== run 1 ==
==> flow/design.v (excerpt) <==
module booth(
    input clk,
    input load,
    input reset,
    input [31:0] M,  
    input [31:0] Q,  
    output reg [63:0] P,  
    output done           
    );
For scale: ~2,100 cells after synthesis, about 130 flip-flops, about 130 I/O pins, about 15,000 um^2 of cells after synthesis.
Settings: LEC_CHECK=0, CAP_MARGIN=20, CORE_MARGIN=2, CORE_UTILIZATION=72, CTS_CLUSTER_DIAMETER=199, CTS_CLUSTER_SIZE=95, SLEW_MARGIN=20, TNS_END_PERCENT=15; clock period 5.23 ns.
run.sh (not shown) runs the stock make flow with config.mk's settings and CLKGATE_MAP_FILE=.
STATUS run=run 1 STAGES=ALL_DONE FINAL_CHECKS=FAILED CAUSE=setup timing
Input-level comparison between run 2 and run 1:
Settings: a change of CTS_CLUSTER_DIAMETER from 199 to 393; a change of TNS_END_PERCENT from 15 to 5; a change of CORE_UTILIZATION from 72 to 40; a change of CTS_CLUSTER_SIZE from 95 to 98; a change of the clock period (ns, I/O delays scaled along) from 5.23 to 10.0.
[summary]
Changes observed in run 2 relative to run 1: sequential share of layout area up 0.50 points; layout overhead on the synthesized area down 3.7 points. Run 2: no failed stages, no open violations at the end. [run 2] final total power fell 51% relative to run 1. Run 2 has average via count per standard cell below what run 1 had. Changes observed in run 2 relative to run 1: total number of cells along the worst setup path picked up an extra about 15%; cell count picked up an extra 6.8%.
The inputs of run 3 differ from those of run 2 as listed below.
Settings: TNS_END_PERCENT: 5 -> unset; CTS_CLUSTER_SIZE: 98 -> unset; CTS_CLUSTER_DIAMETER: 393 -> unset; the clock period (ns, I/O delays scaled along): 10.0 -> 6.53.
--- outcome ---
Re count of library flops with an enable pin: no difference whatsoever between run 3 and run 2.
Relative to run 2, final critical-path share of the clock period increased by 28 points in run 3.
Final HPWL from detailed placement | run 3 above run 2
Changes observed in run 3 relative to run 2: sum of internal, switching and leakage power rose 1100 uW, clock network fraction of design power fell 0.2 points.
## Diff of input files: run 4 against run 3
Settings: CORE_UTILIZATION: 40 -> 11; the clock period (ns, I/O delays scaled along): 6.53 -> 13.7.
## What came out
Clock transition time at the flip-flop clock pins of the worst setup and hold paths of run 3 is on par with run 4. As of run 4, number of ordinary and repair buffers in the finished layout had fallen slightly compared to run 3. | headroom to the max-slew limit | run 4 vs run 3 | better |. Filler cell count in the final layout, run 3 and run 4: smaller value in run 3. In the reports for run 3 and run 4, the smaller global-route track usage on met1 belongs to run 4. Diff run 3 -> run 4 | post-synthesis to final-layout area growth | increase of 11 points. Run 4 against run 3: post-placement worst setup slack went up by 6.86 ns, global routing usage on met2 went down by 32 points, die footprint went up by about 260%, share of the clock period used by the worst path after layout went down by 46 points. Final wirelength went up by more than 10% going from run 3 to run 4.

The RTL this note starts from:
==> flow/design.v <==
`timescale 1ns / 1ps
module booth(
    input clk,
    input load,
    input reset,
    input [31:0] M,  
    input [31:0] Q,  
    output reg [63:0] P,  
    output done           
    );
    reg signed [63:0] A;                
    reg signed [31:0] Q_temp;            
    reg signed [31:0] M_temp;            
    reg [4:0] Count;                       
    reg Q_minus_one;                     
    always @(posedge clk)
    begin
        if (reset == 1) 
        begin
            A = 64'b0;
            Q_minus_one = 0;
            P = 64'b0;
            Q_temp = 32'b0;
            M_temp = 32'b0;
            Count = 5'd16;
        end
        else if (load == 1)
        begin
            Q_temp = Q;
            M_temp = M;
            A = 64'b0;    
            Q_minus_one = 0;  
            Count = 5'd16;    
        end
        else if (Count > 5'd0)
        begin
            case ({Q_temp[1:0], Q_minus_one})
                3'b000, 3'b111:   
                    begin
                    end
                3'b001, 3'b010:   
                    begin
                        A = A + {{32{M_temp[31]}}, M_temp};
                    end
                3'b011:   
                    begin
                        A = A + ({{32{M_temp[31]}}, M_temp} << 1); 
                    end
                3'b100:   
                    begin
                        A = A - ({{32{M_temp[31]}}, M_temp} << 1); 
                    end
                3'b101, 3'b110:   
                    begin
                        A = A - {{32{M_temp[31]}}, M_temp}; 
                    end
            endcase
            Q_minus_one = Q_temp[1];
            Q_temp = {A[1:0], Q_temp[31:2]};   
            A = {A[63], A[63:2]};   
            Count = Count - 1'b1;
        end
        else
        begin
            Count = 5'b0;
        end
        P = {A[31:0], Q_temp};
    end
    assign done = (Count == 5'd0);
endmodule
clock: 7.9 ns
lec_check: 0
abc_area: 1
cap_margin: 5
cell_pad_in_sites_detail_placement: 0
core_margin: 4
core_utilization: 65
cts_cluster_diameter: 178
cts_cluster_size: 55
gpl_timing_driven: 0
min_routing_layer: met1
place_density: 0.56
setup_slack_margin: 0.88
slew_margin: 20
tns_end_percent: 75
The first run went through all stages and came out clean.
Rerun with:
ABC_AREA = not set   (was 1)
CELL_PAD_IN_SITES_DETAIL_PLACEMENT = not set   (was 0)
CORE_MARGIN = 2   (was 4)
CORE_UTILIZATION = 40   (was 65)
CTS_CLUSTER_DIAMETER = 309   (was 178)
CTS_CLUSTER_SIZE = 98   (was 55)
GPL_TIMING_DRIVEN = not set   (was 0)
PLACE_DENSITY = 0.73   (was 0.56)
SETUP_SLACK_MARGIN = 0.08   (was 0.88)
TNS_END_PERCENT = 30   (was 75)
Outcome: Maximum frequency went down by 24%; die area climbs by 20%; routed wire length came out lower by 32%; synthesized area drops by 22%; via count came out lower by 36%; utilization decreases by 29 points; clock-buffer cell count drops by 1.
Rerun with:
ABC_AREA = 1   (was not set)
CELL_PAD_IN_SITES_DETAIL_PLACEMENT = 1   (was not set)
CORE_UTILIZATION = 60   (was 40)
CTS_CLUSTER_DIAMETER = 241   (was 309)
CTS_CLUSTER_SIZE = 88   (was 98)
PLACE_DENSITY = 0.56   (was 0.73)
TNS_END_PERCENT = 15   (was 30)
The new run failed in 3_5_place_dp on DPL-0033.
Synthesized area rose by 28%.
Synthesized cell count rose by 78%.
Die area fell by 14%.
Power figures rest on the tool's default switching activity, not on a simulated workload.
